Design mult_unsigned, start of the top module:
module mult_unsigned #(
		parameter WIDTHA = 16,
		parameter WIDTHB = 24,
		parameter PIPELINE_DEPTH = 4
)
(
	input clk,rst,
	input [WIDTHA -1 :0] A,
	input [WIDTHB -1 :0] B,
	output [WIDTHA + WIDTHB - 1:0] result
);
Size: about 1,700 cells after synthesis, about 200 flip-flops, roughly 82 I/O pins, about 0.018 sq mm of cells after synthesis.
Settings: LEC_CHECK=0, CAP_MARGIN=20, CELL_PAD_IN_SITES_GLOBAL_PLACEMENT=1, CORE_MARGIN=2, CORE_UTILIZATION=40, CTS_CLUSTER_DIAMETER=341, CTS_CLUSTER_SIZE=99, HOLD_SLACK_MARGIN=-0.07, PLACE_DENSITY=0.89, SLEW_MARGIN=20, TNS_END_PERCENT=20; clock period 8.0 ns.
run.sh (not shown) runs the stock make flow with config.mk's settings and CLKGATE_MAP_FILE=.
Edit:
--- a/flow/config.mk
+++ b/flow/config.mk
@@ -8,10 +8,11 @@
 export CAP_MARGIN = 20
-export CELL_PAD_IN_SITES_GLOBAL_PLACEMENT = 1
+export CELL_PAD_IN_SITES_GLOBAL_PLACEMENT = 0
 export CORE_MARGIN = 2
-export CORE_UTILIZATION = 40
+export CORE_UTILIZATION = 17
 export CTS_CLUSTER_DIAMETER = 341
-export CTS_CLUSTER_SIZE = 99
+export CTS_CLUSTER_SIZE = 95
+export GPL_ROUTABILITY_DRIVEN = 0
 export HOLD_SLACK_MARGIN = -0.07
-export PLACE_DENSITY = 0.89
-export SLEW_MARGIN = 20
+export PLACE_DENSITY = 0.79
+export SLEW_MARGIN = 15
 export TNS_END_PERCENT = 20
Result: Worst hold slack is worse by 11 ps. Wire length climbs by 4.9%. Via count climbs by 0.37%. Die size climbs by 130%. Final area climbs by 5.1%. Sequential share of layout area drops by 1.2 points. Utilization drops by 25 points.


The RTL this note starts from:
==> flow/design.v <==
module mult_unsigned #(
		parameter WIDTHA = 16,
		parameter WIDTHB = 24,
		parameter PIPELINE_DEPTH = 4
)
(
	input clk,rst,
	input [WIDTHA -1 :0] A,
	input [WIDTHB -1 :0] B,
	output [WIDTHA + WIDTHB - 1:0] result
);
reg [WIDTHA -1 :0] rA;
reg [WIDTHB -1 :0] rB;
reg [WIDTHA + WIDTHB - 1:0] M [PIPELINE_DEPTH-1:0];
integer i;
always @(posedge clk or posedge rst)
begin
	if (rst) begin
		rA <= 0;
		rB <= 0;
		for (i=0; i<PIPELINE_DEPTH; i=i+1)
		  M[i] <=0;
		end
	else
	begin
		rA <= A;
		rB <= B;
		M[0] <= rA * rB;
		for (i=0; i<PIPELINE_DEPTH-1; i=i+1)
			M[i+1] <= M[i];
	end
end
assign result = M[PIPELINE_DEPTH-1];
endmodule
clock: 7.19 ns
lec_check: 0
abc_area: 1
cap_margin: 35
core_aspect_ratio: 0.56
core_margin: 7
core_utilization: 58
cts_cluster_size: 93
gpl_timing_driven: 0
hold_slack_margin: 0.11
slew_margin: 30
tns_end_percent: 20
The first run finished with timing, DRC and antenna clean.
Change:
Settings changed: ABC_AREA 1 to default, CORE_ASPECT_RATIO 0.56 to default, CORE_MARGIN 7 to 2, CORE_UTILIZATION 58 to 40, CTS_CLUSTER_SIZE 93 to default, GPL_TIMING_DRIVEN 0 to default, SLEW_MARGIN 30 to 20, TNS_END_PERCENT 20 to default.
Clock period 7.19 ns to 8.0 ns, I/O delays scaled along.
Result: The new run ran to the end with no violations; register-to-register slack gets better by 1.0 ns; first-iteration DRC count falls by well over a third; sequential share of layout area rose by 1.1 points; non-clock buffer count shrinks by 79; area after synthesis went down by a few percent; hold slack got worse by 0.0039 ns; critical path depth falls by 7; worst setup slack gains 1.0 ns.
Change:
Settings changed: CAP_MARGIN 35 to 20, CELL_PAD_IN_SITES_GLOBAL_PLACEMENT from default to 0, CORE_ASPECT_RATIO from default to 0.5, CORE_UTILIZATION 40 to 26, CTS_CLUSTER_DIAMETER from default to 341, CTS_CLUSTER_SIZE from default to 95, HOLD_SLACK_MARGIN 0.11 to -0.07, PLACE_DENSITY from default to 0.43, SLEW_MARGIN 20 to 15, TNS_END_PERCENT from default to 20.
Outcome: The changed run produced a clean layout; core utilization is lower by 16 points; synthesized cell count does not change; register-to-register slack loses 0.25 ns; global-route usage falls by 5.4 points; design area went up by 1.5%; hold slack stays flat; setup slack degrades by 0.25 ns; wire length went up by 9.2%.
Change:
Settings changed: CELL_PAD_IN_SITES_GLOBAL_PLACEMENT 0 to default, CORE_ASPECT_RATIO 0.5 to default, CORE_UTILIZATION 26 to 64, CTS_CLUSTER_DIAMETER 341 to default, CTS_CLUSTER_SIZE 95 to default, HOLD_SLACK_MARGIN -0.07 to default, PLACE_DENSITY 0.43 to default, SLEW_MARGIN 15 to 20, TNS_END_PERCENT 20 to default.
Clock period 8.0 ns to 4.33 ns, I/O delays scaled along.
What happened: With this change the flow finished but fails on negative setup slack; routed wire length increases by about 7%; maximum frequency increases by about 15%; synthesized cell count does not change; count of clock-buffer cells in the layout decreases by 2; worst hold slack is about the same; worst setup slack got worse by 2.8 ns.
Change:
Settings changed: CORE_UTILIZATION 64 to 72, MAX_ROUTING_LAYER from default to met4.
Clock period 4.33 ns to 7.4 ns, I/O delays scaled along.
=> The changed run finished with timing, DRC and antenna clean; utilization decreases by 3.3 points; global-route usage grows by 1.9 points; worst setup slack improves by 2.3 ns; sequential share of layout area rose by 3.5 points; flip-flop count does not change; register-to-register slack gets better by 2.3 ns; area after synthesis does not change.
Change:
Settings changed: ABC_AREA from default to 1, MAX_ROUTING_LAYER met4 to default, PLACE_DENSITY_LB_ADDON from default to 0.28.
Clock period 7.4 ns to 5.33 ns, I/O delays scaled along.
The changed run ran to the end with violations: negative setup slack.
Via count rose by about 33%.
Flip-flop count is unchanged.
Worst hold slack is worse by 0.0033 ns.
